==> quartz <==
==> flow/design.v <==
`timescale 1ns / 1ps
module TNS_dec_33(
    input wire clk,
    input wire rst_n,
    input wire [32:0] codein,
    output reg [30 - 1 : 0] dataout
    );
    wire [30 - 1 : 0] dataout_wire;
    assign dataout_wire = (codein[32]*847425747) + (codein[31]*564950498) + (codein[30]*282475249) + 
                    (codein[29]*121060821) + (codein[28]*80707214) + (codein[27]*40353607) + 
                    (codein[26]*17294403) + (codein[25]*11529602) + (codein[24]*5764801) + 
                    (codein[23]*2470629) + (codein[22]*1647086) + (codein[21]*823543) + 
                    (codein[20]*352947) + (codein[19]*235298) + (codein[18]*117649) + (codein[17]*50421) + (codein[16]*33614) + 
                    (codein[15]*16807) + (codein[14]*7203) + (codein[13]*4802) + (codein[12]*2401) + (codein[11]*1029) +
                    (codein[10]*686) + (codein[9]*343) + (codein[8]*147) + (codein[7]*98) + (codein[6]*49) +
                    (codein[5]*21) + (codein[4]*14) + (codein[3]*7) + (codein[2]*3) + (codein[1]*2) +
                    (codein[0]*1);
    always @(posedge clk or negedge rst_n) begin
        if (~rst_n) begin
            dataout <= 0;
        end
        else begin
            dataout <= dataout_wire;
        end
    end
endmodule
==> flow/run.sh <==
#!/bin/bash
# the make line also repeats each setting of config.mk as NAME=value (left out here)
make -C /OpenROAD-flow-scripts/flow DESIGN_CONFIG=/design/flow/config.mk WORK_HOME=/design/flow/orfs CLKGATE_MAP_FILE= finish
==> flow/config.mk <==
export PLATFORM = sky130hd
export DESIGN_NAME = TNS_dec_33
export DESIGN_NICKNAME = TNS_dec_33
export VERILOG_FILES = /design/flow/design.v
export SDC_FILE = /design/flow/constraint.sdc
export NUM_CORES = 4
export LEC_CHECK = 0
export ABC_AREA = 1
export CAP_MARGIN = 30
export CORE_MARGIN = 2
export CORE_UTILIZATION = 68
export HOLD_SLACK_MARGIN = 0.3
export SETUP_SLACK_MARGIN = -0.38
export SLEW_MARGIN = 20
==> flow/constraint.sdc <==
create_clock -name core_clock -period 4.89 [get_ports {clk}]
set_input_delay 0.9780 -clock core_clock [delete_from_list [all_inputs] [get_ports {clk}]]
set_output_delay 0.9780 -clock core_clock [all_outputs]
set_load 0.01 [all_outputs]
==> garnet: changes against quartz <==
ABC_AREA = default   (was 1)
CAP_MARGIN = 20   (was 30)
CORE_UTILIZATION = 64   (was 68)
HOLD_SLACK_MARGIN = default   (was 0.3)
SETUP_SLACK_MARGIN = 1.78   (was -0.38)
==> flow/constraint.sdc (replaced) <==
create_clock -name core_clock -period 7.97 [get_ports {clk}]
set_input_delay 1.5940 -clock core_clock [delete_from_list [all_inputs] [get_ports {clk}]]
set_output_delay 1.5940 -clock core_clock [all_outputs]
set_load 0.01 [all_outputs]
==> notes <==
quartz reached the layout checks and failed them: setup timing. garnet went through all stages and came out clean. Against garnet, the synthesized area of quartz is larger by 6.9%. Sequential cell count is the same in quartz and garnet. The first-iteration DRC count of quartz is 4.0 times that of garnet. Of quartz and garnet, quartz has the higher via count (gap 42%, measured against garnet). Die area: garnet is lower than quartz (about 0.6%). Between garnet and quartz, the lower core utilization is in garnet (gap 11 points). Between garnet and quartz, the lower non-clock buffer count is in garnet (gap 61).
==> figures <==
	garnet	quartz
Status	no timing/DRC/antenna violations	finished with violations
Layout check failures	-	setup timing
Number of combinational gates with multiple inputs	558	701
Final worst-path cycle share	94.9%	138%
Count of inverters other than clock inverters in the layout	326	406
Worst hold slack	1.70 ns	1.10 ns
Postcts setup bufs	18	10
Core box area	14500 um2	14600 um2
Area share of buffers outside the clock network	12.7%	14.5%
Clock-cell share of area	1.25%	1.47%
Capture point of the worst path	dataout[24]	dataout[23]
Wire length the detailed router placed on met1	9760 um	12600 um
Detail Route met3 WL	1060 um	6010 um
Compound Share, Synth	5.63%	1.34%
Total of plain and repair buffers excluding clock buffers	179	240
